// alu
module alu(
    output[16 - 1:0] data_out,
	 output 							  valid_out,
	 output 							  cmd_out,
	 input [16 - 1:0] data_in,
	 input 							  valid_in,
	 input 							  cmd_in,
	 output 									 amm_read,
	 output[8 - 1:0] amm_address,
	 input [8 - 1:0] amm_readdata,
	 input 									 amm_waitrequest,
	 input[1:0] 							 amm_response,
	 input clk,
	 input rst_n
    );
For scale: about 1700 cells after synthesis, ~580 flip-flops, ~58 I/O pins.
clock: 10.0 ns
lec_check: 0
cap_margin: 40
cell_pad_in_sites_detail_placement: 1
cell_pad_in_sites_global_placement: 2
core_aspect_ratio: 1.29
core_margin: 10
core_utilization: 52
hold_slack_margin: 0.29
min_routing_layer: met2
setup_slack_margin: 0.34
slew_margin: 25
tns_end_percent: 25
run.sh (not shown) runs the stock make flow with config.mk's settings and CLKGATE_MAP_FILE=.
Next try:
==> flow/config.mk (replaced) <==
export PLATFORM = sky130hd
export DESIGN_NAME = alu
export DESIGN_NICKNAME = alu
export VERILOG_FILES = /design/flow/design.v
export SDC_FILE = /design/flow/constraint.sdc
export NUM_CORES = 4
export LEC_CHECK = 0
export CAP_MARGIN = 40
export CELL_PAD_IN_SITES_DETAIL_PLACEMENT = 1
export CORE_ASPECT_RATIO = 1.57
export CORE_MARGIN = 2
export CORE_UTILIZATION = 52
export HOLD_SLACK_MARGIN = 0.03
export SETUP_SLACK_MARGIN = 0.34
export SLEW_MARGIN = 25
Result:
- utilization came out lower by 0.69 points
- clock power came out lower by about a fifth
- synthesized area is unchanged
- final cell count is about the same
- total power came out lower by a few percent
- wire length came out lower by a few percent
- die area came out lower by roughly a tenth
- hold slack improved by 0.086 ns
- setup slack improved by 0.41 ns
- critical path depth came out higher by 1
- global-route usage came out lower by 8.7 points
Next try:
==> flow/config.mk (replaced) <==
export PLATFORM = sky130hd
export DESIGN_NAME = alu
export DESIGN_NICKNAME = alu
export VERILOG_FILES = /design/flow/design.v
export SDC_FILE = /design/flow/constraint.sdc
export NUM_CORES = 4
export LEC_CHECK = 0
export CAP_MARGIN = 20
export CORE_MARGIN = 2
export CORE_UTILIZATION = 40
export PLACE_DENSITY = 0.6
export SLEW_MARGIN = 20
==> flow/constraint.sdc (replaced) <==
create_clock -name core_clock -period 7.02 [get_ports {clk}]
set_input_delay 1.4040 -clock core_clock [delete_from_list [all_inputs] [get_ports {clk}]]
set_output_delay 1.4040 -clock core_clock [all_outputs]
set_load 0.01 [all_outputs]
- count of clock-buffer cells in the layout grows by 9
- sequential power is higher by 44%
- setup slack gets worse by 2.5 ns
- design area hardly moves
- cell count came out higher by 5.4%
- total power rises by 48%
- core utilization falls by 13 points
- synthesized cell count stays the same
- flip-flop count stays the same
- die size goes up by 29%
Next try:
--- a/flow/config.mk
+++ b/flow/config.mk
@@ -7,6 +7,8 @@
 export LEC_CHECK = 0
+export ABC_AREA = 1
 export CAP_MARGIN = 20
 export CORE_MARGIN = 2
-export CORE_UTILIZATION = 40
+export CORE_UTILIZATION = 72
 export PLACE_DENSITY = 0.6
+export SETUP_SLACK_MARGIN = 0.34
 export SLEW_MARGIN = 20
==> flow/constraint.sdc (replaced) <==
create_clock -name core_clock -period 3.9 [get_ports {clk}]
set_input_delay 0.7800 -clock core_clock [delete_from_list [all_inputs] [get_ports {clk}]]
set_output_delay 0.7800 -clock core_clock [all_outputs]
set_load 0.01 [all_outputs]
Result: With this change the flow produced a layout that fails on setup timing; power goes up by 85%; wire length rose by 46%; flip-flop count stays the same; synthesized area climbs by 1.9%; cell count rose by 24%; global-route usage goes up by 24 points; setup slack got worse by 0.99 ns; die size is lower by 43%; count of clock-buffer cells in the layout went up by 1.

Setup of job 4711:
The RTL this note starts from:
==> flow/design.v <==
module alu(
    output[16 - 1:0] data_out,
	 output 							  valid_out,
	 output 							  cmd_out,
	 input [16 - 1:0] data_in,
	 input 							  valid_in,
	 input 							  cmd_in,
	 output 									 amm_read,
	 output[8 - 1:0] amm_address,
	 input [8 - 1:0] amm_readdata,
	 input 									 amm_waitrequest,
	 input[1:0] 							 amm_response,
	 input clk,
	 input rst_n
    );
	reg[2:0] state;
	reg[5:0] nof_operands; 				 
	reg[3:0] opcode; 						 
	reg[7:0] operand[0:63];				 
	reg error;								 
	reg[11:0] result;						 
	reg[5:0] last_index;					 
	reg[5:0] current_index;				 
	reg[5:0] nof;							 
	reg      first_indirect;			 
	reg[7:0] shiftop1, shiftop2;
	wire[1:0] mod = data_in[9:8];		 
	wire[7:0] operand_dir = data_in[7:0];
	wire[7:0] cur_address = operand[current_index];
	wire      bad_address = (cur_address > 'h0F && cur_address < 'h30) || (cur_address > 'h7F && cur_address < 'hA0);
	wire      payload_beat = valid_in && !cmd_in;
	always @(posedge clk) begin
		if(!rst_n) begin
			state <= 3'd0;
		end
		else begin
		case(state)
			3'd0: begin
						if(cmd_in == 1 && valid_in == 1) begin
							opcode <= data_in[11:8];
							nof_operands <= data_in[5:0];
							nof <= data_in[5:0];
							last_index <= 0;
							current_index <= 0;
							first_indirect <= 0;
							shiftop1 <= 0;
							shiftop2 <= 0;
							error <= 0;
							result <= (data_in[11:8] == 1) ? 12'hFFF : 12'h000;
							state <= 3'd1;
							if(data_in[5:0] == 0) begin
								error <= 1;
								state <= 3'd2;
							end
							if(data_in[5:0] != 1 && (data_in[11:8] == 4 || data_in[11:8] == 5 || data_in[11:8] == 6 || data_in[11:8] == 7)) begin
								error <= 1;
								state <= 3'd2;
							end
							if(data_in[5:0] != 2 && (data_in[11:8] == 8 || data_in[11:8] == 9))
								error <= 1;
						end
			end
			3'd1: begin
						if(payload_beat) begin
							if(mod == 2'b00) begin
								case(opcode)
									0: result <= result + operand_dir;
									1: result <= result & operand_dir;
									2:  result <= result | operand_dir;
									3: result <= result ^ operand_dir;
									4: result <= ~{4'b0, operand_dir};
									5: result <= operand_dir + 12'd1;
									6: result <= operand_dir - 12'd1;
									7: result <= ~{4'b0, operand_dir} + 12'd1;
									8, 9: begin
										if(nof == nof_operands) shiftop1 <= operand_dir;
										else shiftop2 <= operand_dir;
									end
									default: ;
								endcase
							end
							if(mod == 2'b01) begin
								operand[last_index] <= operand_dir;
								last_index <= last_index + 1;
								if(nof == nof_operands) first_indirect <= 1;
							end
							nof <= nof - 1;
							if(nof == 1) begin
								if(error || (last_index == 0 && mod != 2'b01))
									state <= 3'd2;
								else
									state <= 3'd4;
							end
						end
			end
			3'd4: begin
				if(bad_address) begin
					error <= 1;
					state <= 3'd2;
				end
				else if(amm_waitrequest == 0) begin
					if(amm_response != 2'b00) begin
						error <= 1;
						state <= 3'd2;
					end
					else begin
						current_index <= current_index + 1;
						case(opcode)
							0: result <= result + amm_readdata;
							1: result <= result & amm_readdata;
							2:  result <= result | amm_readdata;
							3: result <= result ^ amm_readdata;
							4: result <= ~{4'b0, amm_readdata};
							5: result <= amm_readdata + 12'd1;
							6: result <= amm_readdata - 12'd1;
							7: result <= ~{4'b0, amm_readdata} + 12'd1;
							8, 9: begin
								if(first_indirect && current_index == 0) shiftop1 <= amm_readdata;
								else shiftop2 <= amm_readdata;
							end
							default: ;
						endcase
						if(current_index + 1 == last_index)
							state <= 3'd2;
					end
				end
			end
			3'd2: state <= 3'd3;
			default: state <= 3'd0;
		endcase
		end
	end
	reg[16 - 1:0]  		reg_data_out;
	reg 							  		reg_valid_out;
	reg 							  		reg_cmd_out;
	reg[11:0]                     final_result;
	always @(*) begin
		final_result = result;
		if(opcode == 4 || opcode == 7)
			final_result = {4'b0, result[7:0]};
		if(opcode == 8)
			final_result = {4'b0, shiftop1} >> shiftop2;
		if(opcode == 9)
			final_result = {4'b0, shiftop1 << shiftop2};
		if(error == 1)
			final_result = 12'hBAD;
		reg_data_out = 0;
		reg_valid_out = 0;
		reg_cmd_out = 0;
		if(state == 3'd2) begin
			reg_data_out[4] = error;
			reg_data_out[3:0] = opcode;
			reg_valid_out = 1;
			reg_cmd_out = 1;
		end
		if(state == 3'd3) begin
			reg_data_out[11:0] = final_result;
			reg_valid_out = 1;
		end
	end
	assign data_out = reg_data_out;
	assign valid_out = reg_valid_out;
	assign cmd_out = reg_cmd_out;
	assign amm_address = cur_address;
	assign amm_read = (state == 3'd4) && !bad_address;
endmodule
Settings: LEC_CHECK=0, ABC_AREA=1, CAP_MARGIN=20, CORE_MARGIN=2, CORE_UTILIZATION=72, CTS_CLUSTER_SIZE=99, PLACE_DENSITY=0.36, SETUP_SLACK_MARGIN=0.34, SLEW_MARGIN=20, TNS_END_PERCENT=5; clock period 3.9 ns.
In job 4711 the implementation ran to completion but is not tape-out ready, as the final checks report negative setup slack.
Modified inputs, job 759 compared to job 4711
diff --git a/flow/config.mk b/flow/config.mk
--- a/flow/config.mk
+++ b/flow/config.mk
@@ -8 +7,0 @@
-export ABC_AREA = 1
@@ -9,0 +9,2 @@
+export CELL_PAD_IN_SITES_GLOBAL_PLACEMENT = 0
+export CORE_ASPECT_RATIO = 0.5
@@ -12,3 +13,5 @@
-export CTS_CLUSTER_SIZE = 99
-export PLACE_DENSITY = 0.36
-export SETUP_SLACK_MARGIN = 0.34
+export CTS_CLUSTER_SIZE = 47
+export GPL_ROUTABILITY_DRIVEN = 0
+export MAX_ROUTING_LAYER = met5
+export PLACE_DENSITY_LB_ADDON = 0.0
+export SETUP_SLACK_MARGIN = 0.61
@@ -16 +18,0 @@
-export TNS_END_PERCENT = 5
Findings:
- Job 759 finished every stage; the final checks, however, were not passed, the failures being negative setup slack.
- Job 759 packs its core more tightly than job 4711.
- Job 759 vs. job 4711: synthesis area per yosys went down by about 1.9%.
- Job 4711 → job 759: area of all sequential standard cells level, row count down 22, aggregate routed wire length moved up, H-tree depth roughly the same, antenna diode count rose 10.
> inputs changed (job 759 -> job 974)
diff --git a/flow/config.mk b/flow/config.mk
--- a/flow/config.mk
+++ b/flow/config.mk
@@ -10 +10 @@
-export CORE_ASPECT_RATIO = 0.5
+export CORE_ASPECT_RATIO = 0.61
==> flow/constraint.sdc <==
create_clock -name core_clock -period 3.98 [get_ports {clk}]
set_input_delay 0.7960 -clock core_clock [delete_from_list [all_inputs] [get_ports {clk}]]
set_output_delay 0.7960 -clock core_clock [all_outputs]
set_load 0.01 [all_outputs]
### Flow results
Between job 759 and job 974, worst setup slack is lower for job 759, job 974 comes in above that. Number of buffer and inverter instances along the worst setup path is higher on job 759. Looking at static leakage power across job 759 and job 974, the one that comes out lower is job 974. Summary: global-route wire length before repair, job 974 better than job 759. Between job 974 and job 759, it is job 974 whose power in the clock group is higher, by about 1%. Job 974: complete, dirty (negative setup slack). Min utilization across job 759 and job 974: job 974.
What job 8646 does differently from job 974 at the input level:
==> flow/config.mk <==
export PLATFORM = sky130hd
export DESIGN_NAME = alu
export DESIGN_NICKNAME = alu
export VERILOG_FILES = /design/flow/design.v
export SDC_FILE = /design/flow/constraint.sdc
export NUM_CORES = 4
export LEC_CHECK = 0
export ABC_AREA = 1
export CAP_MARGIN = 20
export CORE_ASPECT_RATIO = 0.91
export CORE_MARGIN = 2
export CORE_UTILIZATION = 72
export PLACE_DENSITY = 0.39
export SLEW_MARGIN = 20
==> flow/constraint.sdc <==
create_clock -name core_clock -period 8.69 [get_ports {clk}]
set_input_delay 1.7380 -clock core_clock [delete_from_list [all_inputs] [get_ports {clk}]]
set_output_delay 1.7380 -clock core_clock [all_outputs]
set_load 0.01 [all_outputs]
Cell area | job 8646 vs job 974 | job 8646 smaller
Looking at total stage count of the critical path across job 974 and job 8646, the one that comes out lower is job 974.
Job 8646: PASS, flow complete, no timing, DRC or antenna violations
Higher total power was reported by job 974, not job 8646.
In the tables for job 974 and job 8646, routed wire length reads lower with job 8646.
NOTE: average vias per placed instance in job 8646 falls short of that of job 974
Job 8646 vs job 974: sum of met2 wire segment lengths after detailed routing down by more than 10%
Overall fraction of global-route tracks in use: job 8646 vs job 974 down 7.7 points
Number of cells on the worst reg-to-reg path for job 8646 is higher than for job 974.
In the reports for job 974 and job 8646, the larger final cycle utilization of the critical path belongs to job 974.
Relative to job 974, the total of cells resized after clock tree synthesis of job 8646 is lower by 173.
For job 9937, these inputs were changed with respect to job 8646:
diff --git a/flow/config.mk b/flow/config.mk
--- a/flow/config.mk
+++ b/flow/config.mk
@@ -8 +7,0 @@
-export ABC_AREA = 1
@@ -10 +8,0 @@
-export CORE_ASPECT_RATIO = 0.91
@@ -13 +11,2 @@
-export PLACE_DENSITY = 0.39
+export CTS_CLUSTER_DIAMETER = 100
+export PLACE_DENSITY_LB_ADDON = 0.07
==> flow/constraint.sdc <==
create_clock -name core_clock -period 3.91 [get_ports {clk}]
set_input_delay 0.7820 -clock core_clock [delete_from_list [all_inputs] [get_ports {clk}]]
set_output_delay 0.7820 -clock core_clock [all_outputs]
set_load 0.01 [all_outputs]
Notes after the runs:
- [job 9937] flow finished | final checks: failed | reasons: negative setup slack
- Diff job 8646 -> job 9937: design area now sits higher, setup slack now sits lower, reported net switching power now sits higher, met3 layer usage reported by global route now sits higher, global-route wire length before repair now sits higher.
- The synthesized area in job 9937 sits about 1.9% below the value recorded for job 8646.
- The run showing the smaller tally of unique sky130hd cells used after synthesis is job 8646.
Relative to job 9937, the following input files were edited for job 3058:
diff --git a/flow/config.mk b/flow/config.mk
--- a/flow/config.mk
+++ b/flow/config.mk
@@ -10,3 +10,2 @@
-export CORE_UTILIZATION = 72
-export CTS_CLUSTER_DIAMETER = 100
-export PLACE_DENSITY_LB_ADDON = 0.07
+export CORE_UTILIZATION = 40
+export PLACE_DENSITY = 0.6
==> flow/constraint.sdc <==
create_clock -name core_clock -period 10.0 [get_ports {clk}]
set_input_delay 2.0000 -clock core_clock [delete_from_list [all_inputs] [get_ports {clk}]]
set_output_delay 2.0000 -clock core_clock [all_outputs]
set_load 0.01 [all_outputs]
[summary]
Job 3058: all stages complete, timing, DRC and antenna checks passed
Job 3058 vs job 9937 — count of filler cells inserted in the layout climbed by more than 100%
Wire length ended up 19 mm lower on job 3058 than on job 9937.
Going from job 9937 to job 3058, the well tap count was found to have gone up by 85%.
Looking at final design area excluding fillers, job 3058 sits 1400 µm² below job 9937.
Per the comparison of job 3058 with job 9937, largest voltage drop on the vdd net lost 78%, via count of the first global-routing pass lost 2,816, post-layout net count lost 191.
Power and IR drop assume default switching activity.
